`config.mk`:
```
export PLATFORM = sky130hd
export DESIGN_NAME = conv
export DESIGN_NICKNAME = conv
export VERILOG_FILES = /design/flow/design.v
export SDC_FILE = /design/flow/constraint.sdc
export NUM_CORES = 4
export LEC_CHECK = 0
export CAP_MARGIN = 0
export CELL_PAD_IN_SITES_GLOBAL_PLACEMENT = 0
export CORE_ASPECT_RATIO = 0.99
export CORE_MARGIN = 2
export CORE_UTILIZATION = 69
export CTS_CLUSTER_DIAMETER = 192
export CTS_CLUSTER_SIZE = 59
export MAX_ROUTING_LAYER = met4
export PLACE_DENSITY = 0.57
export SLEW_MARGIN = 20
```
`constraint.sdc`:
```
create_clock -name core_clock -period 8.2 [get_ports {clk}]
set_input_delay 1.6400 -clock core_clock [delete_from_list [all_inputs] [get_ports {clk}]]
set_output_delay 1.6400 -clock core_clock [all_outputs]
set_load 0.01 [all_outputs]
```
`design.v`:
```
`timescale 1ns / 1ps
module conv (
input [4:0] stride,
input  conv_enable, 
output reg [18:0] address1 , address2, write_address,
output reg end_reach, full_conv_end, dot_sum_end,
input clk,
input reset,
input [9:0] w1 ,h1,w2,h2,
output reg [9:0] width, height
  );
reg [9:0] H1_index_outer , V1_index_outer ;
reg [5:0]	v1_index_inner , h1_index_inner ;
reg dot_sum_start ;
always @ (posedge clk) begin	 
		if (reset) begin
			H1_index_outer = 0;
			V1_index_outer = 0;
			v1_index_inner = 0;
			h1_index_inner = 0;
			address1 = 0;
			address2 = 0;
			write_address = 0;
			end_reach = 0;
			dot_sum_end = 0;
			dot_sum_start = 1;
			full_conv_end = 0;
			width = 0;
			height = 0;
		end
		else if (conv_enable) begin
				if (dot_sum_start) begin
						v1_index_inner = 0;
						h1_index_inner = 0;
						dot_sum_start = 0;
						dot_sum_end =0;
				end	
				if (!full_conv_end) begin
					address1 = address1 + 2'b01;
					h1_index_inner = h1_index_inner + 2'b01 ;
					if (h1_index_inner == w2) begin			 
						v1_index_inner = v1_index_inner + 1;
						h1_index_inner = 6'b0;								
						address1 = (v1_index_inner + V1_index_outer )* w1 + H1_index_outer;
					end	
					if (v1_index_inner == h2) begin			 
						H1_index_outer = H1_index_outer + stride;
						address1 = V1_index_outer * w1 + H1_index_outer ;
						dot_sum_start = 1;
						dot_sum_end =1;
						v1_index_inner = 6'b0;
					end
					if ((H1_index_outer + w2) > w1	) begin		 
						width = H1_index_outer;
						dot_sum_start = 1;
						V1_index_outer = V1_index_outer + stride;
						H1_index_outer = 10'b0000000000;
						address1 = V1_index_outer * w1;
					end
					if (address1 == h1*w1 ) 		full_conv_end = 1;		 
					if ((address1 + 1) == h1*w1 ) 		height = V1_index_outer + 1;
					address2 = v1_index_inner*w2 + h1_index_inner;
					if (dot_sum_start)	write_address	= write_address + 1;
				end
		end
    end
endmodule 
```
`run.sh`:
```
#!/bin/bash
# the make line also repeats each setting of config.mk as NAME=value (left out here)
make -C /OpenROAD-flow-scripts/flow DESIGN_CONFIG=/design/flow/config.mk WORK_HOME=/design/flow/orfs CLKGATE_MAP_FILE= finish
```
==> results of run 1 <==
[per-stage QoR]
| step | area (µm²) | utilization (%) |
|---|---|---|
| CTS | 30600 | 88.5 |
| detailed placement | 29200 | 84.2 |
| global placement | 29200 | 84.2 |
| floorplan | 24300 | - |
[timing repair]
item | in CTS
pin swaps | 90
gates cloned | 1
gates resized | 158
endpoints found under the setup margin | 39
setup buffers | 80
==> reports/qor.csv, run 1 <==
metric;value;unit
die_w;192;µm
fp_util;69.6;%
hpwl;64500;µm
cts_root_buf;clkbuf_16;
dieHeight;190;µm
synthFlopType;dfxtp_1;
yosys.area_share.adder;41.3;%
mux_share;1.34;%
synth.area.top_cells;fa_1, ha_1, dfxtp_1;
synthXorXnorAreaFrac;7.94;%
clk_path_buf_depth;2;
status;stopped before the end;
syn_area;24100;µm²
ys_cells;2938;
ys_seq_share;9.13;%
largest_area_cell;fa_1;
synthAoiAreaFrac;10.8;%
ys.flops;110;
io_buffers;124;
async_flop_share;0;%
avgSynthCellArea;8.21;µm²
synthDistinctLibCells;86;
common_cells;inv_1, nand2_1, fa_1;
cts_hold_buffers;0;
htreeDepth;3;
ys_top_logic_family;adder cells;
ys_sh_simple;20.4;%
place_inst;3877;
synth-edff-count;0;
synthCells;2938;
place_ws;-1.91;ns
chipArea;36500;µm²
clock_sinks;110;
io_pins;128;
ys_chip_area;24100;µm²
haltStage;5_1_grt;
rows;68;
finalWeightedCongestion;1.06;
synth-warning-count;1;
cts_made_buffers;9;
coreArea;34600;µm²
most_common_cell;inv_1;
netlist.area_leader.share;26.0;%
==> run 2, diff against run 1 <==
- CAP_MARGIN: 0 -> 20
- CELL_PAD_IN_SITES_GLOBAL_PLACEMENT: 0 -> not set
- CORE_ASPECT_RATIO: 0.99 -> not set
- CORE_UTILIZATION: 69 -> 72
- CTS_CLUSTER_DIAMETER: 192 -> 327
- CTS_CLUSTER_SIZE: 59 -> 96
- MAX_ROUTING_LAYER: met4 -> not set
- PLACE_DENSITY: 0.57 -> 0.39
- TNS_END_PERCENT: not set -> 5
- clock period: 8.2 -> 6.97 ns (I/O delays scaled with it)
==> reports/qor.csv, run 2 <==
metric;value;unit;change
ys_chip_area;24100;µm²;unchanged
clk_path_buf_depth;2;;unchanged
most_common_cell;inv_1;;
synth-edff-count;0;;unchanged
avgSynthCellArea;8.21;µm²;unchanged
hpwl;70000;µm;+8.6%
synth-warning-count;1;;unchanged
grt-ovfl-total;14;;
synthFlopType;dfxtp_1;;
largest_area_cell;fa_1;;
yosys.area_share.adder;41.3;%;unchanged
ys_cells;2938;;unchanged
synthAoiAreaFrac;10.8;%;unchanged
async_flop_share;0;%;unchanged
place_ws;-2.92;ns;-1.01 ns
synthXorXnorAreaFrac;7.94;%;unchanged
placed_area;29800;µm²;+2.3%
dieHeight;187;µm;-1.6%
clock_sinks;110;;unchanged
io_pins;128;;unchanged
status;stopped before the end;;
cts_root_buf;clkbuf_16;;
synthDistinctLibCells;86;;unchanged
chipArea;35000;µm²;-4.1%
place_inst;3955;;+2.0%
run.stop_error;[ERROR GRT-0116] Global routing finished with congestion. Check the congestion regions in the DRC Viewer.;;
coreArea;33300;µm²;-3.9%
synth.area.top_cells;fa_1, ha_1, dfxtp_1;;
ys_seq_share;9.13;%;unchanged
rows;67;;-1.5%
haltStage;5_1_grt;;
ys_sh_simple;20.4;%;unchanged
cts_hold_buffers;0;;unchanged
cts_made_buffers;9;;unchanged
common_cells;inv_1, nand2_1, fa_1;;
track_usage;77.8;%;
io_buffers;124;;unchanged
synthCells;2938;;unchanged
ys.flops;110;;unchanged
finalWeightedCongestion;1.09;;+2.4%
ys_top_logic_family;adder cells;;
mux_share;1.34;%;unchanged
fp_util;72.5;%;+2.8 points
die_w;187;µm;-2.5%
htreeDepth;3;;unchanged
syn_area;24100;µm²;unchanged
netlist.area_leader.share;26.0;%;unchanged
## run 2: routing by layer
layer | track usage, % | overflow
met5 | 36.1 | 0
met2 | 94.5 | 5
met3 | 62.6 | 0
met1 | 77.3 | 0
met4 | 77.7 | 9
## run 2: repair_timing
item	in CTS
pin swaps	78
gates resized	191
gates cloned	2
endpoints found under the hold margin	0
buffers inserted	80
setup endpoints to repair	93
==> run 3, diff against run 2 <==
- CAP_MARGIN: 20 -> 0
- CELL_PAD_IN_SITES_GLOBAL_PLACEMENT: not set -> 1
- CORE_ASPECT_RATIO: not set -> 0.73
- CORE_UTILIZATION: 72 -> 63
- CTS_CLUSTER_DIAMETER: 327 -> 25
- CTS_CLUSTER_SIZE: 96 -> 59
- PLACE_DENSITY: 0.39 -> 0.57
- SETUP_SLACK_MARGIN: not set -> 1.46
- TNS_END_PERCENT: 5 -> not set
- clock period: 6.97 -> 11.2 ns (I/O delays scaled with it)
==> reports/qor.csv, run 3 <==
metric;value;unit;change
status;timing/DRC/antenna clean;;
clock_sinks;110;;unchanged
cp.depth;44;;
io_buffers;124;;unchanged
fp_util;63.6;%;-8.9 points
drcViolationCount;0;;
ys_sh_simple;20.4;%;unchanged
finalSetupViolations;0;;
skew;0.0173;ns;
most_common_cell;inv_1;;
worstReg2RegStart;dot_sum_start$_SDFFE_PP1P_;;
clock_net_power;0.383;mW;
clkLatencyLatePin;0.39;ns;
timing.rr.end;height[6]$_SDFFE_PP0P_;;
p_int;1.80;mW;
p_leak;13.6;nW;
synth-edff-count;0;;unchanged
p_comb;2.87;mW;
avgRoutedWirePerCell;20.7;µm;
netlist.area_leader.share;26.0;%;unchanged
cts_made_buffers;9;;unchanged
yosys.area_share.adder;41.3;%;unchanged
rsz0062_at_grt;true;;
common_cells;inv_1, nand2_1, fa_1;;
drv_slew;0;;
required;11.45;ns;
avgSynthCellArea;8.21;µm²;unchanged
ys_chip_area;24100;µm²;unchanged
arrival;9.98;ns;
power_frac_clock;10.4;%;
io_pins;128;;unchanged
finalHoldViolations;0;;
chipArea;39900;µm²;+14%
total_power;3.69;mW;
async_flop_share;0;%;unchanged
cts_root_buf;clkbuf_16;;
grt_pass1_wl;116000;µm;
pg_seq;0.437;mW;
ant_nets;0;;
fin_crit_sh;86.9;%;
syn_area;24100;µm²;unchanged
cpLargestDelayFamily;AND-OR/OR-AND gates;;
ys_seq_share;9.13;%;unchanged
synthFlopType;dfxtp_1;;
r2r_slack;1.64;ns;
cts_tree;built;;
cp-end-kind;flip-flop;;
peakVddDrop;0.181;mV;
power_frac_comb;77.8;%;
synthXorXnorAreaFrac;7.94;%;unchanged
swShare;51.1;%;
synthCells;2938;;unchanged
setup_tns;0;ns;
clk_path_buf_depth;2;;unchanged
pwr-share-seq;11.9;%;
ys_cells;2938;;unchanged
power.switching;1.88;mW;
grt_pass1_vias;21500;;
num_antenna_cells;0;;
ys_top_logic_family;adder cells;;
critical-path-max-stage-delay;0.36;ns;
critPathSlowestCell;fa_2;;
dieHeight;171;µm;-8.5%
critPathLaunchType;primary input;;
grt_max_degree;64;;
hold_path_end;address2[6]$_SDFFE_PP0P_;;
clkTransAtPathRegs;0.08;ns;
worstSetupPathType;primary input to flip-flop;;
tightest_slew;1.05;ns;
synthDistinctLibCells;86;;unchanged
drv_cap;0;;
viasPerCell;5.95;;
crit_fanout;14;;
via_count;21600;;
drt_iter0_drc;2157;;
largest_area_cell;fa_1;;
min_from;address2[6]$_SDFFE_PP0P_;;
track_usage;37.6;%;
hpwl;57000;µm;-19%
ys.flops;110;;unchanged
rows;61;;-9.0%
synth.area.top_cells;fa_1, ha_1, dfxtp_1;;
fmax;0.103;GHz;
cts_hold_buffers;0;;unchanged
grt-ovfl-total;0;;
max-slew-margin-rel;30.1;%;
grt_antenna_before_repair;0;;
power-top-group;combinational logic;;
ff2ff_path_depth;47;;
htreeDepth;3;;unchanged
startpoint;w2[4];;
power.density;131;nW/µm²;
routed_wl;75100;µm;
synthAoiAreaFrac;10.8;%;unchanged
area_growth;17.0;%;
crit_path_end;height[6]$_SDFFE_PP0P_;;
min_period;9.73;ns;
coreArea;37900;µm²;+14%
final_nets;3775;;
warnings;31;;
synth-warning-count;1;;unchanged
path_buffers;11;;
finalWeightedCongestion;1.01;;-7.3%
firstDrtPassIters;6;;
die_w;233;µm;+25%
whs_path_depth;2;;
hold_class;flip-flop to flip-flop;;
mux_share;1.34;%;unchanged
[run 3: timing repair]
| action | in CTS | in global routing |
|---|---|---|
| pin swaps | 43 | 100 |
| gates resized | 95 | 160 |
| buffers inserted | 42 | 49 |
| cloned | 3 | 1 |
| endpoints found under the setup margin | 12 | 13 |
[run 3: cell type report]
type                    count  area (µm²)
multi-input cells        2270       20700
inverters                 437        1640
repair buffers            290        2710
clock inverters             7         114
clock buffers               9         225
well taps                 504         631
fillers                  2887        9710
flip-flops and latches    110        2210
[run 3: stage by stage]
step	setup slack, ns	hold slack (ns)	util [%]	cell area (µm²)	std cells
2_1_floorplan	1.49	0.476	-	24200	2940
3_3_place_gp	0.319	0.441	68.7	26000	3516
3_5_place_dp	0.155	0.450	68.7	26000	3516
4_1_cts	1.46	0.464	71.6	27200	3577
5_1_grt	1.23	0.482	74.4	28200	3627
6_report	1.47	0.459	74.4	28200	3627
[run 3: routing by layer]
| metal | up-vias | GRT usage (%) | part of all wire, % |
|---|---|---|---|
| met5 | - | 0 | 0 |
| met4 | 0 | 13.5 | 3.6 |
| met3 | 190 | 7.08 | 9.8 |
| met2 | 1088 | 58.1 | 44 |
| met1 | 10500 | 52.8 | 43 |
| li1 | 9746 | - | - |
==> run 4, diff against run 3 <==
- CELL_PAD_IN_SITES_GLOBAL_PLACEMENT: 1 -> 2
- CORE_ASPECT_RATIO: 0.73 -> 1.19
- CORE_MARGIN: 2 -> 5
- CORE_UTILIZATION: 63 -> 32
- CTS_CLUSTER_DIAMETER: 25 -> not set
- CTS_CLUSTER_SIZE: 59 -> 91
- GPL_ROUTABILITY_DRIVEN: not set -> 0
- MAX_ROUTING_LAYER: not set -> met4
- MIN_ROUTING_LAYER: not set -> met1
- PLACE_DENSITY: 0.57 -> not set
- SETUP_SLACK_MARGIN: 1.46 -> -0.85
- SLEW_MARGIN: 20 -> 0
- clock period: 11.2 -> 16.5 ns (I/O delays scaled with it)
==> reports/qor.csv, run 4 <==
metric;value;unit;change
status;timing/DRC/antenna clean;;
hold_class;flip-flop to flip-flop;;
seq_area;2200;µm²;-0.34%
path_buffers;2;;-9
pg_seq;0.298;mW;-32%
critical-path-max-stage-delay;0.73;ns;+0.37 ns
power.switching;1.17;mW;-38%
instances_no_fill;4000;;+10%
worstReg2RegStart;dot_sum_start$_SDFFE_PP1P_;;
clkTransAtPathRegs;0.08;ns;about the same
skew;0.0140;ns;-0.00332 ns
synthCells;2938;;unchanged
grtUsageMet1;26.7;%;-26 points
cts_hold_buffers;0;;unchanged
synth.area.top_cells;fa_1, ha_1, dfxtp_1;;
cpMostUsedCell;fa_1;;
async_flop_share;0;%;unchanged
coreArea;74500;µm²;+96%
avgSynthCellArea;8.21;µm²;unchanged
grt.met2_usage;36.6;%;-22 points
chipArea;81000;µm²;+100%
max-slew-margin-rel;21.7;%;-8.3 points
ant_nets;0;;unchanged
comb_area;19800;µm²;-4.5%
fillers;7934;;+170%
yosys.area_share.adder;41.3;%;unchanged
setup_tns;0;ns;unchanged
p_leak;12.6;nW;-7.5%
clkLatencyLatePin;0.41;ns;+0.02 ns
cts_made_buffers;9;;unchanged
warnings;28;;-9.7%
startpoint;stride[0];;
hold_path_end;address2[6]$_SDFFE_PP0P_;;
cts_resized;0;;-100%
mux_share;1.34;%;unchanged
ys_cells;2938;;unchanged
critPathSlowestCell;o21ai_0;;
drv_cap;0;;unchanged
grt_pass1_vias;21100;;-2.0%
whs_path_depth;2;;unchanged
fp_util;32.4;%;-31 points
via_count;19800;;-8.3%
ys_chip_area;24100;µm²;unchanged
arrival;13.79;ns;+3.81 ns
busiest_layer;met2;;
dieHeight;309;µm;+81%
p_int;1.01;mW;-44%
synthFlopType;dfxtp_1;;
synthAoiAreaFrac;10.8;%;unchanged
timing.rr.end;height[9]$_SDFFE_PP0P_;;
die_w;262;µm;+12%
power-top-group;combinational logic;;
netlist.area_leader.share;26.0;%;unchanged
num_antenna_cells;0;;unchanged
power_frac_clock;10.5;%;about the same
synth-edff-count;0;;unchanged
place_inst;3986;;+13%
synth-warning-count;1;;unchanged
track_usage;21.1;%;-17 points
firstDrtPassIters;7;;+1
cts_tree;built;;
syn_area;24100;µm²;unchanged
grtUsageMet3;2.34;%;-4.7 points
cp-end-kind;flip-flop;;
ys.flops;110;;unchanged
cpLargestDelayFamily;AND-OR/OR-AND gates;;
finalSetupViolations;0;;unchanged
final_nets;3655;;-3.2%
grt-ovfl-total;0;;unchanged
clock_sinks;110;;unchanged
ys_seq_share;9.13;%;unchanged
swShare;53.7;%;+2.6 points
htreeDepth;3;;unchanged
power_frac_comb;75.8;%;-2.0 points
grt_max_degree;72;;+13%
common_cells;inv_1, nand2_1, fa_1;;
clock_net_power;0.229;mW;-40%
hpwl;65100;µm;+14%
ff2ff_path_depth;39;;-17%
worstSetupPathType;primary input to flip-flop;;
critPathLaunchType;primary input;;
drcViolationCount;0;;unchanged
rows;109;;+79%
crit_path_end;height[9]$_SDFFE_PP0P_;;
min_from;address2[6]$_SDFFE_PP0P_;;
io_pins;128;;unchanged
tightest_slew;1.17;ns;+0.126 ns
io_buffers;124;;unchanged
p_comb;1.65;mW;-43%
most_common_cell;inv_1;;
rsz0062_at_grt;false;;
grt_antenna_before_repair;3;;+3
largest_area_cell;fa_1;;
peakVddDrop;0.0621;mV;-66%
post_cts_buffers;0;;-100%
grt_pass1_wl;127000;µm;+9.3%
fin_crit_sh;81.9;%;-5.0 points
finalHoldViolations;0;;unchanged
pwr-share-seq;13.7;%;+1.8 points
min_period;13.52;ns;
fmax;0.0740;GHz;
drt_iter0_drc;939;;-56%
power.density;81.6;nW/µm²;-38%
area_growth;10.7;%;
avgRoutedWirePerCell;20.5;µm;-0.77%
synthDistinctLibCells;86;;unchanged
crit_fanout;10;;-4
required;16.78;ns;+5.33 ns
clk_path_buf_depth;2;;unchanged
cts_root_buf;clkbuf_16;;
drv_slew;0;;unchanged
ys_top_logic_family;adder cells;;
ys_sh_simple;20.4;%;unchanged
cp.depth;31;;-30%
r2r_slack;4.85;ns;+3.21 ns
viasPerCell;4.95;;-17%
synthXorXnorAreaFrac;7.94;%;unchanged
routed_wl;82200;µm;+9.4%
==> run 4: stage by stage <==
stage          cell area [µm²]  setup WS, ns  hold WS (ns)  util [%]  total power [mW]
3_3_place_gp             26400          2.84         0.441      35.5              1.98
4_1_cts                  26700          2.93         0.456      35.9              2.23
3_5_place_dp             26400          2.50         0.444      35.5              1.97
2_1_floorplan            24100          5.32         0.476         -              1.44
5_1_grt                  26700          2.24         0.475      35.9              2.41
6_report                 26700          2.98         0.455      35.9              2.18
==> run 4: layout make-up <==
class	instances	area share (%)
inverters	437	6.14
flip-flops and latches	110	8.25
clock buffers	9	0.843
clock inverters	5	0.159
repair buffers	171	5.90
well taps	999	4.68
multi-input cells	2269	74.0
==> run 4: routing by layer <==
layer	wire length, µm	vias to the layer above
met5	0	-
met4	1460	0
met3	2760	58
met2	41600	321
met1	36400	9913
li1	-	9493
==> run 5, diff against run 4 <==
- CELL_PAD_IN_SITES_GLOBAL_PLACEMENT: 2 -> 1
- CORE_ASPECT_RATIO: 1.19 -> 1.04
- CORE_MARGIN: 5 -> 2
- CORE_UTILIZATION: 32 -> 63
- CTS_CLUSTER_DIAMETER: not set -> 25
- CTS_CLUSTER_SIZE: 91 -> 59
- GPL_ROUTABILITY_DRIVEN: 0 -> not set
- MAX_ROUTING_LAYER: met4 -> not set
- MIN_ROUTING_LAYER: met1 -> not set
- PLACE_DENSITY: not set -> 0.57
- SETUP_SLACK_MARGIN: -0.85 -> not set
- SLEW_MARGIN: 0 -> 20
- clock period: 16.5 -> 7.47 ns (I/O delays scaled with it)
==> reports/qor.csv, run 5 <==
metric;value;unit;change
critPathSlowestCell;clkdlybuf4s50_1;;
ys_chip_area;24100;µm²;unchanged
total_power;6.62;mW;+200%
synthAoiAreaFrac;10.8;%;unchanged
cts_hold_buffers;0;;unchanged
viasPerCell;6.11;;+24%
critical-path-max-stage-delay;0.62;ns;-0.11 ns
ys.flops;110;;unchanged
num_antenna_cells;0;;unchanged
synthFlopType;dfxtp_1;;
yosys.area_share.adder;41.3;%;unchanged
tightest_slew;1.28;ns;+0.102 ns
ys_sh_simple;20.4;%;unchanged
cp.depth;37;;+19%
clk_path_buf_depth;2;;unchanged
worstReg2RegStart;dot_sum_start$_SDFFE_PP1P_;;
grt-ovfl-total;0;;unchanged
hpwl;62800;µm;-3.5%
chipArea;39900;µm²;-51%
ff2ff_path_depth;42;;+7.7%
critPathLaunchType;primary input;;
netlist.area_leader.share;26.0;%;unchanged
grt_pass1_vias;25200;;+20%
clkLatencyLatePin;0.39;ns;-0.02 ns
finalWeightedCongestion;1.04;;
common_cells;inv_1, nand2_1, fa_1;;
rsz0062_at_grt;true;;
final_nets;4248;;+16%
htreeDepth;3;;unchanged
power.density;203;nW/µm²;+150%
dieHeight;204;µm;-34%
fp_util;63.5;%;+31 points
failed_checks;setup timing;;
synthCells;2938;;unchanged
min_from;address2[5]$_SDFFE_PP0P_;;
cpLargestDelayFamily;AND-OR/OR-AND gates;;
arrival;9.54;ns;-4.25 ns
ys_top_logic_family;adder cells;;
track_usage;41.1;%;+20 points
min_period;9.27;ns;
drt_iter0_drc;2277;;+140%
routed_wl;88500;µm;+7.7%
clkTransAtPathRegs;0.08;ns;about the same
power.switching;3.15;mW;+170%
ant_nets;0;;unchanged
synthDistinctLibCells;86;;unchanged
coreArea;38000;µm²;-49%
ys_seq_share;9.13;%;unchanged
pg_seq;0.648;mW;+120%
fin_ws;-1.80;ns;-4.78 ns
grt_antenna_before_repair;1;;-2
drv_cap;0;;unchanged
most_common_cell;inv_1;;
p_int;3.47;mW;+240%
avgSynthCellArea;8.21;µm²;unchanged
max-slew-margin-rel;14.7;%;-7.0 points
skew;0.0122;ns;-0.00180 ns
clock_net_power;0.582;mW;+150%
path_buffers;6;;+4
required;7.74;ns;-9.04 ns
hold_class;flip-flop to flip-flop;;
cts_tree;built;;
placed_area;29800;µm²;+13%
drv_slew;0;;unchanged
fin_area;32600;µm²;+22%
largest_area_cell;fa_1;;
cpMostUsedCell;a21oi_2;;
startpoint;w2[3];;
power_frac_clock;8.8;%;-1.7 points
peakVddDrop;0.354;mV;+470%
via_count;25000;;+26%
io_pins;128;;unchanged
pwr-share-seq;9.8;%;-3.9 points
finalSetupViolations;46;;+46
power_frac_comb;81.4;%;+5.6 points
fillers;2092;;-74%
fmax;0.108;GHz;
drcViolationCount;0;;unchanged
avgRoutedWirePerCell;21.7;µm;+5.5%
crit_fanout;6;;-4
warnings;33;;+18%
crit_path_end;height[5]$_SDFFE_PP0P_;;
hold_path_end;address2[5]$_SDFFE_PP0P_;;
r2r_slack;-1.70;ns;-6.55 ns
cp-end-kind;flip-flop;;
p_leak;16.0;nW;+27%
grt_max_degree;82;;+14%
timing.rr.end;height[5]$_SDFFE_PP0P_;;
syn_area;24100;µm²;unchanged
ys_cells;2938;;unchanged
synth-edff-count;0;;unchanged
whs_path_depth;2;;unchanged
power-top-group;combinational logic;;
worstSetupPathType;primary input to flip-flop;;
mux_share;1.34;%;unchanged
io_buffers;124;;unchanged
rows;73;;-33%
grt_pass1_wl;129000;µm;+1.9%
status;complete, but fails checks;;
async_flop_share;0;%;unchanged
firstDrtPassIters;6;;-1
cts_root_buf;clkbuf_16;;
fin_crit_sh;124;%;+42 points
synth-warning-count;1;;unchanged
synth.area.top_cells;fa_1, ha_1, dfxtp_1;;
area_growth;35.4;%;
p_comb;5.39;mW;+230%
finalHoldViolations;0;;unchanged
synthXorXnorAreaFrac;7.94;%;unchanged
swShare;47.6;%;-6.1 points
clock_sinks;110;;unchanged
die_w;196;µm;-25%
cts_made_buffers;9;;unchanged
[run 5: stage by stage]
| stage | setup WS, ns | std cells | setup TNS (ns) | hold WS [ns] | utilization (%) |
|---|---|---|---|---|---|
| 2_1_floorplan | -1.28 | 2940 | -18.57 | 0.476 | - |
| 3_3_place_gp | -2.10 | 3964 | -62.16 | 0.440 | 78.4 |
| 3_5_place_dp | -2.41 | 3964 | -84.07 | 0.442 | 78.4 |
| 4_1_cts | -1.37 | 4042 | -15.12 | 0.455 | 83.1 |
| 5_1_grt | -1.97 | 4083 | -42.81 | 0.478 | 85.9 |
| 6_report | -1.80 | 4083 | -34.06 | 0.458 | 85.9 |
[run 5: cell type report]
type	instances	area (µm²)	area share [%]
clock inverter	7	111	0.341
sequential	110	2210	6.78
timing repair buffer	764	6420	19.7
multi-input combinational	2269	21400	65.6
tap	487	609	1.87
inverter	437	1640	5.03
clock buffer	9	225	0.690
[run 5: per-layer routing]
layer / track usage (%) / vias up / wire [µm]
li1: - / 10700 / -
met1: 49.8 / 12100 / 31700
met2: 69.1 / 1635 / 41300
met3: 8.24 / 559 / 8740
met4: 22.5 / 0 / 6820
met5: 0 / - / 0
[run 5: repair_timing]
item | CTS | global route
pin swaps | 142 | 133
setup buffers | 60 | 63
endpoints found under the setup margin | 86 | 73
resized | 233 | 174
gates cloned | 4 | 1
==> run 6, diff against run 5 <==
- ABC_AREA: not set -> 1
- CAP_MARGIN: 0 -> 20
- CORE_ASPECT_RATIO: 1.04 -> not set
- CORE_UTILIZATION: 63 -> 66
- CTS_CLUSTER_DIAMETER: 25 -> not set
- CTS_CLUSTER_SIZE: 59 -> 25
- PLACE_DENSITY: 0.57 -> not set
- PLACE_DENSITY_LB_ADDON: not set -> 0.01
- clock period: 7.47 -> 10.3 ns (I/O delays scaled with it)
==> reports/qor.csv, run 6 <==
metric;value;unit;change
ys_top_logic_family;adder cells;;
ys_seq_share;8.92;%;-0.21 points
synthDistinctLibCells;53;;-38%
ys_chip_area;24700;µm²;+2.3%
synthFlopType;dfxtp_1;;
yosys.area_share.adder;40.4;%;-0.94 points
ys_cells;3526;;+20%
common_cells;nand2_1, inv_1, fa_1;;
ys_sh_simple;22.3;%;+1.9 points
netlist.area_leader.share;25.4;%;-0.59 points
haltStage;3_1_place_gp_skip_io;;
syn_area;24700;µm²;+2.3%
synthCells;3526;;+20%
most_common_cell;nand2_1;;
rows;70;;-4.1%
fp_util;67.2;%;+3.8 points
dieHeight;197;µm;-3.0%
async_flop_share;0;%;unchanged
synth-edff-count;0;;unchanged
coreArea;36700;µm²;-3.4%
status;stopped before the end;;
run.stop_error;[ERROR FLW-0024] Place density exceeds 1.0 (current PLACE_DENSITY_LB_ADDON =  0.01). Please check if the value of  PLACE_DENSITY_LB_ADDON is between 0 and 0.99.;;
die_w;197;µm;+0.77%
synthXorXnorAreaFrac;4.93;%;-3.0 points
synthAoiAreaFrac;8.43;%;-2.3 points
avgSynthCellArea;7.00;µm²;-15%
ys.flops;110;;unchanged
synth-warning-count;1;;unchanged
chipArea;38900;µm²;-2.3%
mux_share;0.0811;%;-1.3 points
largest_area_cell;fa_1;;
synth.area.top_cells;fa_1, ha_1, nand2_1;;
==> run 7, diff against run 6 <==
- ABC_AREA: 1 -> not set
- CAP_MARGIN: 20 -> 0
- CELL_PAD_IN_SITES_DETAIL_PLACEMENT: not set -> 1
- CORE_ASPECT_RATIO: not set -> 0.73
- CORE_UTILIZATION: 66 -> 36
- CTS_CLUSTER_DIAMETER: not set -> 192
- CTS_CLUSTER_SIZE: 25 -> 95
- PLACE_DENSITY_LB_ADDON: 0.01 -> 0.0
- TNS_END_PERCENT: not set -> 15
- clock period: 10.3 -> 16.8 ns (I/O delays scaled with it)
==> reports/qor.csv, run 7 <==
metric;value;unit;change
status;timing/DRC/antenna clean;;
fillers;7951;;
comb_area;19800;µm²;
cts_resized;0;;
cts_hold_buffers;0;;
die_w;307;µm;+56%
clkLatencyLatePin;0.41;ns;
io_pins;128;;
grt-ovfl-total;0;;
post_cts_buffers;0;;
cts_root_buf;clkbuf_16;;
synthXorXnorAreaFrac;7.94;%;+3.0 points
synth-edff-count;0;;unchanged
power_frac_comb;76.0;%;
grt_max_degree;79;;
seq_area;2200;µm²;
via_count;20300;;
hpwl;68000;µm;
critical-path-max-stage-delay;0.69;ns;
fp_util;36.2;%;-31 points
firstDrtPassIters;5;;
ys_top_logic_family;adder cells;;
drv_slew;0;;
fin_crit_sh;80.7;%;
arrival;13.83;ns;
power-top-group;combinational logic;;
grt_pass1_vias;22000;;
ys_seq_share;9.13;%;+0.21 points
finalWeightedCongestion;0.849;;
critPathSlowestCell;a2111oi_1;;
chipArea;69100;µm²;+77%
clkTransAtPathRegs;0.08;ns;
p_comb;1.66;mW;
swShare;54.3;%;
ys_sh_simple;20.4;%;-1.9 points
grt_pass1_wl;131000;µm;
drcViolationCount;0;;
netlist.area_leader.share;26.0;%;+0.59 points
mux_share;1.34;%;+1.3 points
async_flop_share;0;%;unchanged
cpMostUsedCell;a21oi_1;;
synthFlopType;dfxtp_1;;
cpLargestDelayFamily;AND-OR/OR-AND gates;;
path_buffers;2;;
rows;81;;+16%
finalHoldViolations;0;;
htreeDepth;3;;
hold_class;flip-flop to flip-flop;;
track_usage;24.9;%;
clock_sinks;110;;
p_int;1.00;mW;
syn_area;24100;µm²;-2.3%
ff2ff_path_depth;40;;
routed_wl;83800;µm;
ys.flops;110;;unchanged
min_from;address2[15]$_SDFFE_PP0P_;;
required;17.08;ns;
startpoint;w2[6];;
finalSetupViolations;0;;
drt_iter0_drc;1097;;
dieHeight;225;µm;+14%
largest_area_cell;fa_1;;
setup_tns;0;ns;
cp-end-kind;flip-flop;;
peakVddDrop;0.0647;mV;
min_period;13.55;ns;
critPathLaunchType;primary input;;
synthCells;2938;;-17%
timing.rr.end;height[2]$_SDFFE_PP0P_;;
synthDistinctLibCells;86;;+62%
total_power;2.19;mW;
synth.area.top_cells;fa_1, ha_1, dfxtp_1;;
worstSetupPathType;primary input to flip-flop;;
avgRoutedWirePerCell;21.6;µm;
avgSynthCellArea;8.21;µm²;+17%
power.density;82.3;nW/µm²;
viasPerCell;5.22;;
hold_path_end;address2[15]$_SDFFE_PP0P_;;
fmax;0.0738;GHz;
synth-warning-count;1;;unchanged
final_nets;3656;;
max-slew-margin-rel;23.5;%;
crit_fanout;45;;
final_core_utilization;40.0;%;
tightest_slew;1.15;ns;
crit_path_end;height[2]$_SDFFE_PP0P_;;
pg_seq;0.290;mW;
clk_path_buf_depth;2;;
cts_tree;built;;
warnings;28;;
power.switching;1.19;mW;
ys_chip_area;24100;µm²;-2.3%
grt_antenna_before_repair;3;;
io_buffers;124;;
ys_cells;2938;;-17%
worstReg2RegStart;dot_sum_start$_SDFFE_PP1P_;;
whs_path_depth;2;;
synthAoiAreaFrac;10.8;%;+2.3 points
yosys.area_share.adder;41.3;%;+0.94 points
common_cells;inv_1, nand2_1, fa_1;;
rsz0062_at_grt;false;;
clock_net_power;0.236;mW;
pwr-share-seq;13.2;%;
most_common_cell;inv_1;;
ant_nets;0;;
r2r_slack;4.91;ns;
cts_made_buffers;9;;
drv_cap;0;;
area_growth;10.4;%;
coreArea;66600;µm²;+81%
p_leak;12.6;nW;
skew;0.0196;ns;
cp.depth;37;;
power_frac_clock;10.8;%;
run 7: stage by stage:
| step | hold WS [ns] | cells | area (µm²) | setup slack (ns) |
|---|---|---|---|---|
| floorplan | 0.476 | 2940 | 24100 | 5.56 |
| global placement | 0.442 | 3859 | 26300 | 3.52 |
| detailed placement | 0.450 | 3859 | 26300 | 3.10 |
| CTS | 0.463 | 3875 | 26600 | 3.49 |
| global route | 0.489 | 3875 | 26600 | 2.48 |
| finish | 0.461 | 3879 | 26600 | 3.25 |
run 7: layout make-up:
class / instances / area share (%)
Antenna cell: 4 / 0.0376
Clock buffer: 9 / 0.846
Clock inverter: 7 / 0.310
Inverter: 437 / 6.16
Multi-Input combinational cell: 2269 / 74.3
Sequential cell: 110 / 8.28
Tap cell: 871 / 4.10
Timing Repair Buffer: 172 / 5.99
run 7: per-layer routing:
layer	vias up	part of all wire (%)	global-route usage, %
met1	10400	50	36.3
met5	-	0.0048	0
met2	306	44	39.3
met3	55	4.1	3.44
met4	2	1.3	4.82
li1	9499	-	-
==> run 8, diff against run 7 <==
- ABC_AREA: not set -> 1
- CAP_MARGIN: 0 -> 20
- CELL_PAD_IN_SITES_DETAIL_PLACEMENT: 1 -> not set
- CELL_PAD_IN_SITES_GLOBAL_PLACEMENT: 1 -> not set
- CORE_ASPECT_RATIO: 0.73 -> 0.5
- CORE_UTILIZATION: 36 -> 69
- CTS_CLUSTER_DIAMETER: 192 -> 252
- CTS_CLUSTER_SIZE: 95 -> 96
- HOLD_SLACK_MARGIN: not set -> 0.27
- PLACE_DENSITY: not set -> 0.35
- PLACE_DENSITY_LB_ADDON: 0.0 -> not set
- SETUP_SLACK_MARGIN: not set -> -0.65
- TNS_END_PERCENT: 15 -> 5
- clock period: 16.8 -> 6.58 ns (I/O delays scaled with it)
==> reports/qor.csv, run 8 <==
metric;value;unit;change
cts_root_buf;clkbuf_16;;
place_inst;4572;;+18%
common_cells;nand2_1, inv_1, fa_1;;
htreeDepth;3;;unchanged
io_buffers;124;;unchanged
clock_sinks;110;;unchanged
netlist.area_leader.share;25.4;%;-0.59 points
ys.flops;110;;unchanged
rows;48;;-41%
chipArea;37400;µm²;-46%
hpwl;70100;µm;+3.1%
yosys.area_share.adder;40.4;%;-0.94 points
dieHeight;138;µm;-39%
synth-edff-count;0;;unchanged
cts_made_buffers;9;;unchanged
ys_cells;3526;;+20%
die_w;271;µm;-12%
synthAoiAreaFrac;8.43;%;-2.3 points
synthXorXnorAreaFrac;4.93;%;-3.0 points
synthFlopType;dfxtp_1;;
mux_share;0.0811;%;-1.3 points
place_ws;-2.38;ns;-5.48 ns
syn_area;24700;µm²;+2.3%
synth-warning-count;1;;unchanged
largest_area_cell;fa_1;;
coreArea;34800;µm²;-48%
synthDistinctLibCells;53;;-38%
most_common_cell;nand2_1;;
synth.area.top_cells;fa_1, ha_1, nand2_1;;
finalWeightedCongestion;1.10;;+29%
ys_seq_share;8.92;%;-0.21 points
io_pins;128;;unchanged
haltStage;5_1_grt;;
status;stopped before the end;;
async_flop_share;0;%;unchanged
clk_path_buf_depth;2;;unchanged
fp_util;70.8;%;+35 points
cts_hold_buffers;0;;unchanged
run.stop_error;[ERROR GRT-0232] Routing congestion too high. Check the congestion heatmap in the GUI.;;
ys_chip_area;24700;µm²;+2.3%
track_usage;72.3;%;
synthCells;3526;;+20%
avgSynthCellArea;7.00;µm²;-15%
grt-ovfl-total;69;;
ys_top_logic_family;adder cells;;
ys_sh_simple;22.3;%;+1.9 points
run 8: metal layers:
layer,global-route usage (%),overflow
met1,72.2,4
met2,93.1,38
met3,57.2,1
met4,64.9,26
met5,26.8,0
run 8: per-stage QoR:
step	setup TNS (ns)	power, mW	area, µm²
2_1_floorplan	-37.86	4.70	24800
3_3_place_gp	-101.91	7.51	30500
3_5_place_dp	-138.89	7.75	30500
4_1_cts	-77.82	8.84	31500
run 8: what timing repair did:
item	in CTS
resized	121
hold endpoints to repair	0
setup buffers	26
setup endpoints to repair	86
pin swaps	94
cloned	1
==> run 9, diff against run 8 <==
- ABC_AREA: 1 -> not set
- CELL_PAD_IN_SITES_GLOBAL_PLACEMENT: not set -> 3
- CORE_ASPECT_RATIO: 0.5 -> not set
- CORE_MARGIN: 2 -> 9
- CORE_UTILIZATION: 69 -> 63
- CTS_CLUSTER_DIAMETER: 252 -> not set
- CTS_CLUSTER_SIZE: 96 -> not set
- GPL_TIMING_DRIVEN: not set -> 1
- HOLD_SLACK_MARGIN: 0.27 -> not set
- MIN_ROUTING_LAYER: not set -> met2
- PLACE_DENSITY: 0.35 -> not set
- PLACE_DENSITY_LB_ADDON: not set -> 0.18
- SETUP_SLACK_MARGIN: -0.65 -> not set
- TNS_END_PERCENT: 5 -> 25
- clock period: 6.58 -> 18.4 ns (I/O delays scaled with it)
==> reports/qor.csv, run 9 <==
metric;value;unit;change
fp_util;64.0;%;-6.8 points
ys_cells;2938;;-17%
netlist.area_leader.share;26.0;%;+0.59 points
async_flop_share;0;%;unchanged
ys_top_logic_family;adder cells;;
synthFlopType;dfxtp_1;;
yosys.area_share.adder;41.3;%;+0.94 points
status;stopped before the end;;
synth-warning-count;1;;unchanged
largest_area_cell;fa_1;;
avgSynthCellArea;8.21;µm²;+17%
ys.flops;110;;unchanged
coreArea;37700;µm²;+8.1%
synthXorXnorAreaFrac;7.94;%;+3.0 points
dieHeight;214;µm;+55%
die_w;214;µm;-21%
most_common_cell;inv_1;;
synth-edff-count;0;;unchanged
syn_area;24100;µm²;-2.3%
mux_share;1.34;%;+1.3 points
haltStage;3_1_place_gp_skip_io;;
chipArea;45600;µm²;+22%
synthDistinctLibCells;86;;+62%
ys_seq_share;9.13;%;+0.21 points
ys_sh_simple;20.4;%;-1.9 points
ys_chip_area;24100;µm²;-2.3%
rows;71;;+48%
run.stop_error;[ERROR FLW-0024] Place density exceeds 1.0 (current PLACE_DENSITY_LB_ADDON =  0.18). Please check if the value of  PLACE_DENSITY_LB_ADDON is between 0 and 0.99.;;
synthCells;2938;;-17%
synthAoiAreaFrac;10.8;%;+2.3 points
common_cells;inv_1, nand2_1, fa_1;;
synth.area.top_cells;fa_1, ha_1, dfxtp_1;;
==> run 10, diff against run 9 <==
- CAP_MARGIN: 20 -> 0
- CELL_PAD_IN_SITES_GLOBAL_PLACEMENT: 3 -> 0
- CORE_ASPECT_RATIO: not set -> 0.99
- CORE_MARGIN: 9 -> 2
- CORE_UTILIZATION: 63 -> 64
- CTS_CLUSTER_DIAMETER: not set -> 192
- CTS_CLUSTER_SIZE: not set -> 59
- GPL_TIMING_DRIVEN: 1 -> not set
- MAX_ROUTING_LAYER: not set -> met4
- MIN_ROUTING_LAYER: met2 -> not set
- PLACE_DENSITY: not set -> 0.57
- PLACE_DENSITY_LB_ADDON: 0.18 -> not set
- TNS_END_PERCENT: 25 -> not set
- clock period: 18.4 -> 8.14 ns (I/O delays scaled with it)
==> reports/qor.csv, run 10 <==
metric;value;unit;change
synthXorXnorAreaFrac;7.94;%;unchanged
worstReg2RegStart;dot_sum_start$_SDFFE_PP1P_;;
clkLatencyLatePin;0.39;ns;
min_from;address2[13]$_SDFFE_PP0P_;;
ff2ff_path_depth;45;;
seq_area;2210;µm²;
cpMostUsedCell;a21oi_2;;
whs_path_depth;2;;
grt_pass1_wl;128000;µm;
fin_crit_sh;118;%;
rows;70;;-1.4%
largest_area_cell;fa_1;;
pwr-share-seq;10.5;%;
ys_top_logic_family;adder cells;;
area_growth;29.6;%;
worstSetupPathType;primary input to flip-flop;;
synthDistinctLibCells;86;;unchanged
ys_chip_area;24100;µm²;unchanged
p_comb;4.56;mW;
ys_cells;2938;;unchanged
hpwl;63300;µm;
required;8.41;ns;
critical-path-max-stage-delay;0.58;ns;
p_int;3.01;mW;
instances_no_fill;4003;;
netlist.area_leader.share;26.0;%;unchanged
skew;0.0144;ns;
critPathSlowestCell;or4_4;;
p_leak;15.4;nW;
mux_share;1.34;%;unchanged
timing.rr.end;height[6]$_SDFFE_PP0P_;;
crit_path_end;height[6]$_SDFFE_PP0P_;;
syn_area;24100;µm²;unchanged
place_inst;3915;;
fin_ws;-1.46;ns;
peakVddDrop;0.304;mV;
fillers;2153;;
finalSetupViolations;22;;
track_usage;43.1;%;
grt-ovfl-total;0;;
die_w;199;µm;-6.8%
drv_cap;0;;
dieHeight;197;µm;-7.7%
power.switching;2.65;mW;
most_common_cell;inv_1;;
ant_nets;0;;
cts_hold_buffers;0;;
grt_max_degree;82;;
common_cells;inv_1, nand2_1, fa_1;;
cts_tree;built;;
max-slew-margin-rel;33.8;%;
synthFlopType;dfxtp_1;;
hold_class;flip-flop to flip-flop;;
coreArea;37000;µm²;-1.6%
ys_sh_simple;20.4;%;unchanged
cpLargestDelayFamily;simple AND/OR/NAND/NOR gates;;
r2r_slack;-1.38;ns;
viasPerCell;5.97;;
status;complete, but fails checks;;
routed_wl;84500;µm;
cts_root_buf;clkbuf_16;;
grt_antenna_before_repair;1;;
firstDrtPassIters;6;;
drcViolationCount;0;;
synthCells;2938;;unchanged
htreeDepth;3;;
avgSynthCellArea;8.21;µm²;unchanged
comb_area;20800;µm²;
synth.area.top_cells;fa_1, ha_1, dfxtp_1;;
rsz0062_at_grt;true;;
chipArea;39200;µm²;-14%
cp.depth;43;;
crit_fanout;11;;
finalHoldViolations;0;;
critPathLaunchType;primary input;;
async_flop_share;0;%;unchanged
via_count;23900;;
path_buffers;10;;
cts_made_buffers;9;;
warnings;33;;
fmax;0.104;GHz;
power-top-group;combinational logic;;
swShare;46.9;%;
avgRoutedWirePerCell;21.1;µm;
yosys.area_share.adder;41.3;%;unchanged
clkTransAtPathRegs;0.09;ns;
failed_checks;setup timing;;
total_power;5.67;mW;
hold_path_end;address2[13]$_SDFFE_PP0P_;;
grt_pass1_vias;24600;;
arrival;9.87;ns;
clk_path_buf_depth;2;;
final_core_utilization;84.3;%;
startpoint;w2[2];;
io_pins;128;;
power_frac_clock;8.9;%;
clock_net_power;0.506;mW;
synth-edff-count;0;;unchanged
synth-warning-count;1;;unchanged
pg_seq;0.595;mW;
finalWeightedCongestion;1.02;;
drv_slew;0;;
cp-end-kind;flip-flop;;
min_period;9.60;ns;
drt_iter0_drc;2249;;
final_nets;4150;;
fp_util;65.1;%;+1.1 points
power.density;181;nW/µm²;
power_frac_comb;80.6;%;
synthAoiAreaFrac;10.8;%;unchanged
tightest_slew;0.993;ns;
place_ws;-1.70;ns;
clock_sinks;110;;
io_buffers;124;;
ys_seq_share;9.13;%;unchanged
ys.flops;110;;unchanged
[run 10: timing repair]
item	CTS	global route
gates resized	181	117
pin swaps	104	108
buffers inserted	38	30
endpoints found under the setup margin	24	26
cloned	2	1
[run 10: per-stage QoR]
stage | cell area [µm²] | hold slack [ns] | setup TNS, ns
after CTS | 30500 | 0.456 | -7.13
after floorplan | 24300 | 0.476 | -8.43
final | 31200 | 0.454 | -15.22
after detailed placement | 29200 | 0.444 | -30.22
after global routing | 31200 | 0.480 | -22.10
after global placement | 29200 | 0.438 | -26.68
[run 10: routing by layer]
metal / global-route usage, % / share of wire, % / up-vias
li1: - / - / 10500
met4: 19.4 / 6.4 / 0
met1: 53.4 / 37 / 11500
met3: 6.32 / 10 / 465
met5: - / 0 / -
met2: 70.0 / 47 / 1492
[run 10: layout make-up]
type / count / area share [%]
timing repair buffer: 666 / 17.9
sequential: 110 / 7.07
antenna: 1 / 0.00801
tap: 504 / 2.02
clock inverter: 6 / 0.260
inverter: 437 / 5.26
multi-input combinational: 2269 / 66.7
clock buffer: 10 / 0.765
==> run 11, diff against run 10 <==
- CAP_MARGIN: 0 -> 10
- CELL_PAD_IN_SITES_DETAIL_PLACEMENT: not set -> 0
- CELL_PAD_IN_SITES_GLOBAL_PLACEMENT: 0 -> not set
- CORE_ASPECT_RATIO: 0.99 -> 1.32
- CORE_UTILIZATION: 64 -> 48
- CTS_CLUSTER_DIAMETER: 192 -> not set
- CTS_CLUSTER_SIZE: 59 -> not set
- GPL_TIMING_DRIVEN: not set -> 1
- MAX_ROUTING_LAYER: met4 -> not set
- MIN_ROUTING_LAYER: not set -> met1
- PLACE_DENSITY: 0.57 -> 0.67
- SETUP_SLACK_MARGIN: not set -> -1.59
- SLEW_MARGIN: 20 -> 30
- TNS_END_PERCENT: not set -> 50
- clock period: 8.14 -> 18.7 ns (I/O delays scaled with it)
==> reports/qor.csv, run 11 <==
metric;value;unit;change
place_inst;3652;;-6.7%
largest_area_cell;fa_1;;
cts_tree;built;;
final_nets;3648;;-12%
min_period;13.49;ns;
ys_cells;2938;;unchanged
finalSetupViolations;0;;-100%
hold_path_end;address2[1]$_SDFFE_PP0P_;;
clkTransAtPathRegs;0.09;ns;about the same
hold_class;flip-flop to flip-flop;;
required;18.96;ns;+10.55 ns
worstReg2RegStart;dot_sum_start$_SDFFE_PP1P_;;
drv_cap;0;;unchanged
p_leak;12.5;nW;-18%
power_frac_clock;11.0;%;+2.1 points
critPathLaunchType;primary input;;
synthXorXnorAreaFrac;7.94;%;unchanged
common_cells;inv_1, nand2_1, fa_1;;
drv_slew;0;;unchanged
viasPerCell;5.54;;-7.3%
finalHoldViolations;0;;unchanged
max-slew-margin-rel;32.2;%;-1.6 points
grt_pass1_vias;21100;;-14%
skew;0.0109;ns;-0.00342 ns
rows;94;;+34%
grt_max_degree;59;;-28%
clk_path_buf_depth;2;;unchanged
pwr-share-seq;13.9;%;+3.4 points
rsz0062_at_grt;false;;
clkLatencyLatePin;0.39;ns;about the same
avgRoutedWirePerCell;19.0;µm;-9.9%
synthCells;2938;;unchanged
hpwl;56200;µm;-11%
cp.depth;29;;-33%
grt_antenna_before_repair;0;;-1
arrival;13.75;ns;+3.88 ns
async_flop_share;0;%;unchanged
power_frac_comb;75.1;%;-5.5 points
power.density;71.4;nW/µm²;-61%
netlist.area_leader.share;26.0;%;unchanged
fp_util;48.5;%;-17 points
r2r_slack;7.25;ns;+8.63 ns
instances_no_fill;3668;;-8.4%
ant_nets;0;;unchanged
ff2ff_path_depth;39;;-13%
cp-end-kind;flip-flop;;
startpoint;stride[1];;
critical-path-max-stage-delay;0.76;ns;+0.18 ns
area_growth;8.98;%;
synth-warning-count;1;;unchanged
num_antenna_cells;0;;-1
synth-edff-count;0;;unchanged
ys_top_logic_family;adder cells;;
dieHeight;262;µm;+33%
finalWeightedCongestion;0.934;;-8.6%
status;timing/DRC/antenna clean;;
track_usage;27.6;%;-15 points
yosys.area_share.adder;41.3;%;unchanged
coreArea;49800;µm²;+34%
cts_hold_buffers;0;;unchanged
p_int;0.896;mW;-70%
synth.area.top_cells;fa_1, ha_1, dfxtp_1;;
cpMostUsedCell;fa_1;;
cpLargestDelayFamily;AND-OR/OR-AND gates;;
cts_resized;0;;-100%
warnings;28;;-15%
peakVddDrop;0.0817;mV;-73%
whs_path_depth;2;;unchanged
setup_tns;0;ns;+15.22 ns
tightest_slew;1.01;ns;+0.0169 ns
cts_made_buffers;9;;unchanged
htreeDepth;3;;unchanged
synthAoiAreaFrac;10.8;%;unchanged
power-top-group;combinational logic;;
fillers;4673;;+120%
chipArea;52100;µm²;+33%
avgSynthCellArea;8.21;µm²;unchanged
ys_sh_simple;20.4;%;unchanged
io_buffers;124;;unchanged
swShare;52.3;%;+5.4 points
power.switching;0.981;mW;-63%
ys_seq_share;9.13;%;unchanged
cts_root_buf;clkbuf_16;;
most_common_cell;inv_1;;
post_cts_buffers;0;;-100%
worstSetupPathType;primary input to flip-flop;;
firstDrtPassIters;7;;+1
timing.rr.end;height[9]$_SDFFE_PP0P_;;
syn_area;24100;µm²;unchanged
min_from;address2[1]$_SDFFE_PP0P_;;
pg_seq;0.262;mW;-56%
drcViolationCount;0;;unchanged
critPathSlowestCell;xor2_1;;
final_core_utilization;52.8;%;-31 points
fin_crit_sh;72.1;%;-46 points
clock_sinks;110;;unchanged
routed_wl;69800;µm;-17%
clock_net_power;0.206;mW;-59%
fmax;0.0741;GHz;
path_buffers;2;;-8
io_pins;128;;unchanged
mux_share;1.34;%;unchanged
die_w;199;µm;unchanged
crit_path_end;height[9]$_SDFFE_PP0P_;;
synthDistinctLibCells;86;;unchanged
grt-ovfl-total;0;;unchanged
p_comb;1.41;mW;-69%
ys_chip_area;24100;µm²;unchanged
via_count;20300;;-15%
synthFlopType;dfxtp_1;;
crit_fanout;10;;-1
drt_iter0_drc;925;;-59%
ys.flops;110;;unchanged
grt_pass1_wl;112000;µm;-12%
==> run 11: metal layers <==
| layer | GRT usage [%] | vias to the layer above | wire (µm) |
|---|---|---|---|
| li1 | - | 9494 | - |
| met1 | 32.3 | 9966 | 26800 |
| met2 | 49.1 | 674 | 35100 |
| met3 | 3.31 | 178 | 3730 |
| met4 | 15.2 | 0 | 4130 |
| met5 | 0 | - | 0 |
==> run 11: metrics by stage <==
step	power (mW)	worst slack (ns)	hold slack (ns)	instance area [µm²]
6_report	1.88	5.21	0.456	26300
5_1_grt	2.05	4.47	0.475	26300
4_1_cts	1.88	5.14	0.459	26300
3_5_place_dp	1.65	4.74	0.447	26000
3_3_place_gp	1.64	5.11	0.441	26000
2_1_floorplan	1.27	7.08	0.476	24100
==> run 11: area by class of cell <==
| type | count | area, µm² | area share (%) |
|---|---|---|---|
| Sequential cell | 110 | 2200 | 8.38 |
| Inverter | 437 | 1640 | 6.24 |
| Multi-Input combinational cell | 2269 | 19800 | 75.2 |
| Clock inverter | 7 | 77.6 | 0.295 |
| Tap cell | 672 | 841 | 3.20 |
| Timing Repair Buffer | 164 | 1540 | 5.86 |
| Clock buffer | 9 | 225 | 0.857 |
==> run 12, diff against run 11 <==
- CAP_MARGIN: 10 -> 20
- CELL_PAD_IN_SITES_DETAIL_PLACEMENT: 0 -> not set
- CORE_ASPECT_RATIO: 1.32 -> not set
- CORE_UTILIZATION: 48 -> 57
- CTS_CLUSTER_SIZE: not set -> 96
- GPL_TIMING_DRIVEN: 1 -> not set
- MIN_ROUTING_LAYER: met1 -> not set
- PLACE_DENSITY: 0.67 -> not set
- SETUP_SLACK_MARGIN: -1.59 -> not set
- SLEW_MARGIN: 30 -> 20
- TNS_END_PERCENT: 50 -> not set
- clock period: 18.7 -> 9.97 ns (I/O delays scaled with it)
==> reports/qor.csv, run 12 <==
metric;value;unit;change
status;timing/DRC/antenna clean;;
finalSetupViolations;0;;unchanged
avgSynthCellArea;8.21;µm²;unchanged
synth-warning-count;1;;unchanged
hold_class;flip-flop to flip-flop;;
area_growth;16.6;%;
syn_area;24100;µm²;unchanged
synthXorXnorAreaFrac;7.94;%;unchanged
pwr-share-seq;11.6;%;-2.3 points
clkTransAtPathRegs;0.08;ns;about the same
ant_nets;0;;unchanged
holdWs;0.455;ns;-0.000378 ns
fp_util;57.6;%;+9.1 points
whs_path_depth;2;;unchanged
swShare;49.1;%;-3.2 points
worstReg2RegStart;v1_index_inner[0]$_SDFFE_PP0P_;;
power.density;149;nW/µm²;+110%
place_inst;3698;;+1.3%
ys_cells;2938;;unchanged
tightest_slew;1.09;ns;+0.0799 ns
cp-end-kind;flip-flop;;
synthAoiAreaFrac;10.8;%;unchanged
mux_share;1.34;%;unchanged
max-slew-margin-rel;27.1;%;-5.1 points
ys_top_logic_family;adder cells;;
min_from;address2[9]$_SDFFE_PP0P_;;
chipArea;44000;µm²;-16%
largest_area_cell;fa_1;;
synthDistinctLibCells;86;;unchanged
critPathLaunchType;primary input;;
io_pins;128;;unchanged
cts_root_buf;clkbuf_16;;
hpwl;59800;µm;+6.4%
common_cells;inv_1, nand2_1, fa_1;;
via_count;21300;;+4.7%
track_usage;34.2;%;+6.5 points
drv_cap;0;;unchanged
final_core_utilization;67.2;%;+14 points
instances_no_fill;3729;;+1.7%
path_buffers;8;;+6
power-top-group;combinational logic;;
place_ws;-0.543;ns;-5.28 ns
power_frac_comb;78.7;%;+3.6 points
drcViolationCount;0;;unchanged
min_period;9.70;ns;
power_frac_clock;9.8;%;-1.2 points
fin_ws;0.274;ns;-4.94 ns
placed_area;27200;µm²;+4.9%
critical-path-max-stage-delay;0.55;ns;-0.21 ns
synthFlopType;dfxtp_1;;
die_w;210;µm;+5.3%
crit_path_end;height[2]$_SDFFE_PP0P_;;
coreArea;41900;µm²;-16%
ff2ff_path_depth;40;;+2.6%
async_flop_share;0;%;unchanged
clkLatencyLatePin;0.39;ns;about the same
ys_sh_simple;20.4;%;unchanged
total_power;4.20;mW;+120%
power.switching;2.06;mW;+110%
arrival;9.95;ns;-3.80 ns
netlist.area_leader.share;26.0;%;unchanged
setup_tns;0;ns;unchanged
routed_wl;73700;µm;+5.6%
hold_path_end;address2[9]$_SDFFE_PP0P_;;
most_common_cell;inv_1;;
cts_hold_buffers;0;;unchanged
fmax;0.103;GHz;
grt_antenna_before_repair;0;;unchanged
startpoint;stride[2];;
p_int;2.14;mW;+140%
grt_pass1_vias;21700;;+2.9%
timing.rr.end;height[2]$_SDFFE_PP0P_;;
finalHoldViolations;0;;unchanged
cts_tree;built;;
dieHeight;210;µm;-20%
firstDrtPassIters;5;;-2
clk_path_buf_depth;2;;unchanged
synthCells;2938;;unchanged
cts_made_buffers;9;;unchanged
crit_fanout;5;;-5
skew;0.0164;ns;+0.00548 ns
yosys.area_share.adder;41.3;%;unchanged
finalWeightedCongestion;1.01;;+7.9%
cpLargestDelayFamily;adder cells;;
critPathSlowestCell;fa_1;;
ys_seq_share;9.13;%;unchanged
fin_area;28100;µm²;+7.0%
grt-ovfl-total;0;;unchanged
ys_chip_area;24100;µm²;unchanged
synth.area.top_cells;fa_1, ha_1, dfxtp_1;;
pg_seq;0.487;mW;+86%
htreeDepth;3;;unchanged
clock_sinks;110;;unchanged
p_leak;13.7;nW;+9.3%
fin_crit_sh;97.3;%;+25 points
final_nets;3841;;+5.3%
rows;75;;-20%
drv_slew;0;;unchanged
cpMostUsedCell;fa_1;;
p_comb;3.30;mW;+130%
peakVddDrop;0.145;mV;+78%
ys.flops;110;;unchanged
warnings;30;;+7.1%
clock_net_power;0.410;mW;+99%
required;10.23;ns;-8.73 ns
grt_pass1_wl;118000;µm;+5.2%
avgRoutedWirePerCell;19.8;µm;+3.9%
drt_iter0_drc;1646;;+78%
r2r_slack;0.35;ns;-6.90 ns
io_buffers;124;;unchanged
worstSetupPathType;primary input to flip-flop;;
cp.depth;36;;+24%
viasPerCell;5.70;;+3.0%
synth-edff-count;0;;unchanged
grt_max_degree;74;;+25%
-- run 12: layout make-up --
class                           instances  area [µm²]
Multi-Input combinational cell       2269       20100
Fill cell                            3572       13700
Timing Repair Buffer                  357        3150
Sequential cell                       110        2200
Inverter                              437        1640
Tap cell                              539         674
Clock buffer                           10         239
Clock inverter                          6        73.8
Antenna cell                            1        2.50
-- run 12: layer usage --
layer | routed length, µm | vias to the layer above | track usage, %
met1 | 32100 | 10500 | 47.0
met2 | 34500 | 760 | 56.7
met3 | 4780 | 132 | 3.76
li1 | - | 9876 | -
met4 | 2390 | 0 | 10.6
met5 | 0 | - | 0
-- run 12: what timing repair did --
item / 4_1_cts / 5_1_grt
setup buffers: 1 / 11
gates cloned: 0 / 1
gates resized: 15 / 78
pin swaps: 5 / 39
endpoints found under the setup margin: 10 / 10
==> run 13, diff against run 12 <==
- ABC_AREA: not set -> 1
- CORE_UTILIZATION: 57 -> 72
- CTS_CLUSTER_DIAMETER: not set -> 327
- PLACE_DENSITY: not set -> 0.41
- SETUP_SLACK_MARGIN: not set -> 2.21
- clock period: 9.97 -> 9.5 ns (I/O delays scaled with it)
==> reports/qor.csv, run 13 <==
metric;value;unit;change
io_buffers;124;;unchanged
synthDistinctLibCells;53;;-38%
ys_sh_simple;22.3;%;+1.9 points
ys.flops;110;;unchanged
synthXorXnorAreaFrac;4.93;%;-3.0 points
most_common_cell;nand2_1;;
die_w;189;µm;-9.8%
largest_area_cell;fa_1;;
ys_cells;3526;;+20%
synth-warning-count;1;;unchanged
cts_hold_buffers;0;;unchanged
fp_util;73.4;%;+16 points
htreeDepth;3;;unchanged
avgSynthCellArea;7.00;µm²;-15%
ys_seq_share;8.92;%;-0.21 points
clock_sinks;110;;unchanged
async_flop_share;0;%;unchanged
synthAoiAreaFrac;8.43;%;-2.3 points
finalWeightedCongestion;1.01;;about the same
yosys.area_share.adder;40.4;%;-0.94 points
common_cells;nand2_1, inv_1, fa_1;;
placed_area;26900;µm²;-1.2%
track_usage;79.6;%;
clk_path_buf_depth;2;;unchanged
haltStage;5_1_grt;;
ys_top_logic_family;adder cells;;
synth-edff-count;0;;unchanged
mux_share;0.0811;%;-1.3 points
cts_made_buffers;9;;unchanged
ys_chip_area;24700;µm²;+2.3%
cts_root_buf;clkbuf_16;;
syn_area;24700;µm²;+2.3%
hpwl;63800;µm;+6.7%
grt-ovfl-total;117;;
chipArea;35800;µm²;-19%
synthFlopType;dfxtp_1;;
dieHeight;189;µm;-9.8%
netlist.area_leader.share;25.4;%;-0.59 points
rows;67;;-11%
status;stopped before the end;;
synthCells;3526;;+20%
run.stop_error;[ERROR GRT-0232] Routing congestion too high. Check the congestion heatmap in the GUI.;;
synth.area.top_cells;fa_1, ha_1, nand2_1;;
io_pins;128;;unchanged
coreArea;33600;µm²;-20%
run 13: what timing repair did:
action / 4_1_cts
pin swaps: 118
cloned: 5
setup endpoints to repair: 92
setup buffers: 143
gates resized: 272
run 13: metal layers:
layer	global-route usage, %	GRT overflow
met2	95.7	51
met1	79.1	6
met4	78.8	56
met3	64.8	3
met5	42.6	1
run 13: per-stage QoR:
stage	worst slack [ns]	power, mW	std cells	TNS (ns)
floorplan	1.12	3.28	3528	0
global placement	0.160	4.17	4068	0
detailed placement	-0.0213	4.32	4068	-0.0547
CTS	1.17	5.20	4232	0
==> run 14, diff against run 13 <==
- ABC_AREA: 1 -> not set
- CAP_MARGIN: 20 -> 0
- CELL_PAD_IN_SITES_GLOBAL_PLACEMENT: not set -> 1
- CORE_ASPECT_RATIO: not set -> 0.99
- CORE_UTILIZATION: 72 -> 61
- CTS_CLUSTER_DIAMETER: 327 -> 192
- CTS_CLUSTER_SIZE: 96 -> 59
- MAX_ROUTING_LAYER: not set -> met4
- PLACE_DENSITY: 0.41 -> 0.57
- SETUP_SLACK_MARGIN: 2.21 -> not set
- clock period: 9.5 -> 9.97 ns (I/O delays scaled with it)
==> reports/qor.csv, run 14 <==
metric;value;unit;change
hpwl;56700;µm;-11%
pg_seq;0.490;mW;
finalHoldViolations;0;;
cts_root_buf;clkbuf_16;;
grt_pass1_vias;21400;;
track_usage;35.6;%;
required;10.23;ns;
synth-edff-count;0;;unchanged
power.density;144;nW/µm²;
timing.rr.end;height[4]$_SDFFE_PP0P_;;
p_leak;13.4;nW;
dieHeight;202;µm;+6.7%
cpMostUsedCell;a21oi_2;;
drv_cap;0;;
dr.max_layer_used;met4;;
synthXorXnorAreaFrac;7.94;%;+3.0 points
clkLatencyLatePin;0.39;ns;
power_frac_comb;77.8;%;
whs_path_depth;2;;
warnings;30;;
common_cells;inv_1, nand2_1, fa_1;;
power-top-group;combinational logic;;
tightest_slew;1.09;ns;
largest_area_cell;fa_1;;
comb_area;20100;µm²;
finalWeightedCongestion;1.04;;+2.8%
rows;72;;+7.5%
fin_area;27600;µm²;
finalSetupViolations;0;;
cpLargestDelayFamily;AND-OR/OR-AND gates;;
synthCells;2938;;-17%
final_core_utilization;70.8;%;
synth.area.top_cells;fa_1, ha_1, dfxtp_1;;
viasPerCell;5.74;;
firstDrtPassIters;6;;
max-slew-margin-rel;27.2;%;
r2r_slack;0.38;ns;
grt_pass1_wl;112000;µm;
ys_seq_share;9.13;%;+0.21 points
swShare;48.7;%;
synthAoiAreaFrac;10.8;%;+2.3 points
place_inst;3618;;-11%
cts_made_buffers;9;;unchanged
hold_class;flip-flop to flip-flop;;
peakVddDrop;0.171;mV;
final_nets;3790;;
p_int;2.04;mW;
fillers;3261;;
area_growth;14.5;%;
synthDistinctLibCells;86;;+62%
pwr-share-seq;12.3;%;
ys_top_logic_family;adder cells;;
grt_max_degree;64;;
ys_sh_simple;20.4;%;-1.9 points
avgRoutedWirePerCell;19.1;µm;
ys_cells;2938;;-17%
p_comb;3.09;mW;
fp_util;61.8;%;-12 points
drt_iter0_drc;1593;;
power.switching;1.94;mW;
met3_wirelength;5470;µm;
ff2ff_path_depth;42;;
total_power;3.98;mW;
routed_wl;69900;µm;
most_common_cell;inv_1;;
seq_area;2200;µm²;
worstSetupPathType;primary input to flip-flop;;
place_ws;-0.523;ns;-0.502 ns
htreeDepth;3;;unchanged
path_buffers;6;;
clkTransAtPathRegs;0.08;ns;
die_w;204;µm;+7.8%
worstReg2RegStart;v1_index_inner[0]$_SDFFE_PP0P_;;
skew;0.0207;ns;
cp-end-kind;flip-flop;;
met2WireLength;32300;µm;
ant_nets;0;;
grt_antenna_before_repair;1;;
synthFlopType;dfxtp_1;;
async_flop_share;0;%;unchanged
io_buffers;124;;unchanged
crit_path_end;height[4]$_SDFFE_PP0P_;;
clock_sinks;110;;unchanged
crit_fanout;6;;
placed_area;26800;µm²;-0.66%
power_frac_clock;9.9;%;
critPathSlowestCell;or4_4;;
syn_area;24100;µm²;-2.3%
arrival;9.96;ns;
drcViolationCount;0;;
synth-warning-count;1;;unchanged
min_from;address2[7]$_SDFFE_PP0P_;;
clock_net_power;0.393;mW;
ys.flops;110;;unchanged
fmax;0.103;GHz;
startpoint;w2[1];;
critPathLaunchType;primary input;;
hold_path_end;address2[7]$_SDFFE_PP0P_;;
fin_ws;0.268;ns;
status;timing/DRC/antenna clean;;
avgSynthCellArea;8.21;µm²;+17%
mux_share;1.34;%;+1.3 points
grt-ovfl-total;0;;
critical-path-max-stage-delay;0.61;ns;
netlist.area_leader.share;26.0;%;+0.59 points
drv_slew;0;;
yosys.area_share.adder;41.3;%;+0.94 points
coreArea;39000;µm²;+16%
min_period;9.70;ns;
cp.depth;40;;
via_count;21000;;
chipArea;41100;µm²;+15%
cts_hold_buffers;0;;unchanged
io_pins;128;;unchanged
instances_no_fill;3657;;
cts_tree;built;;
ys_chip_area;24100;µm²;-2.3%
wl_met1;30000;µm;
clk_path_buf_depth;2;;unchanged
fin_crit_sh;97.3;%;
run 14: area by class of cell:
type | instances | area share (%)
clock inverters | 7 | 0.290
repair buffers | 305 | 9.91
well taps | 518 | 2.35
inverters | 437 | 5.94
clock buffers | 9 | 0.816
flip-flops and latches | 110 | 7.98
diodes | 1 | 0.00906
multi-input cells | 2270 | 72.7
run 14: timing repair:
| action | 4_1_cts | 5_1_grt |
|---|---|---|
| resized | 3 | 78 |
| pin swaps | 0 | 25 |
| gates cloned | 0 | 2 |
| buffers inserted | 0 | 20 |
| endpoints found under the setup margin | 10 | 11 |
run 14: metrics by stage:
stage	TNS, ns	hold WS [ns]
2_1_floorplan	0	0.476
3_3_place_gp	-2.99	0.441
3_5_place_dp	-5.09	0.446
4_1_cts	0	0.455
5_1_grt	-0.759	0.479
6_report	0	0.454
run 14: routing by layer:
metal	vias up	track usage, %
met4	0	9.83
met5	-	-
li1	9781	-
met3	132	4.55
met1	10300	48.1
met2	797	56.5
Power figures rest on the tool's default switching activity, not on a simulated workload.
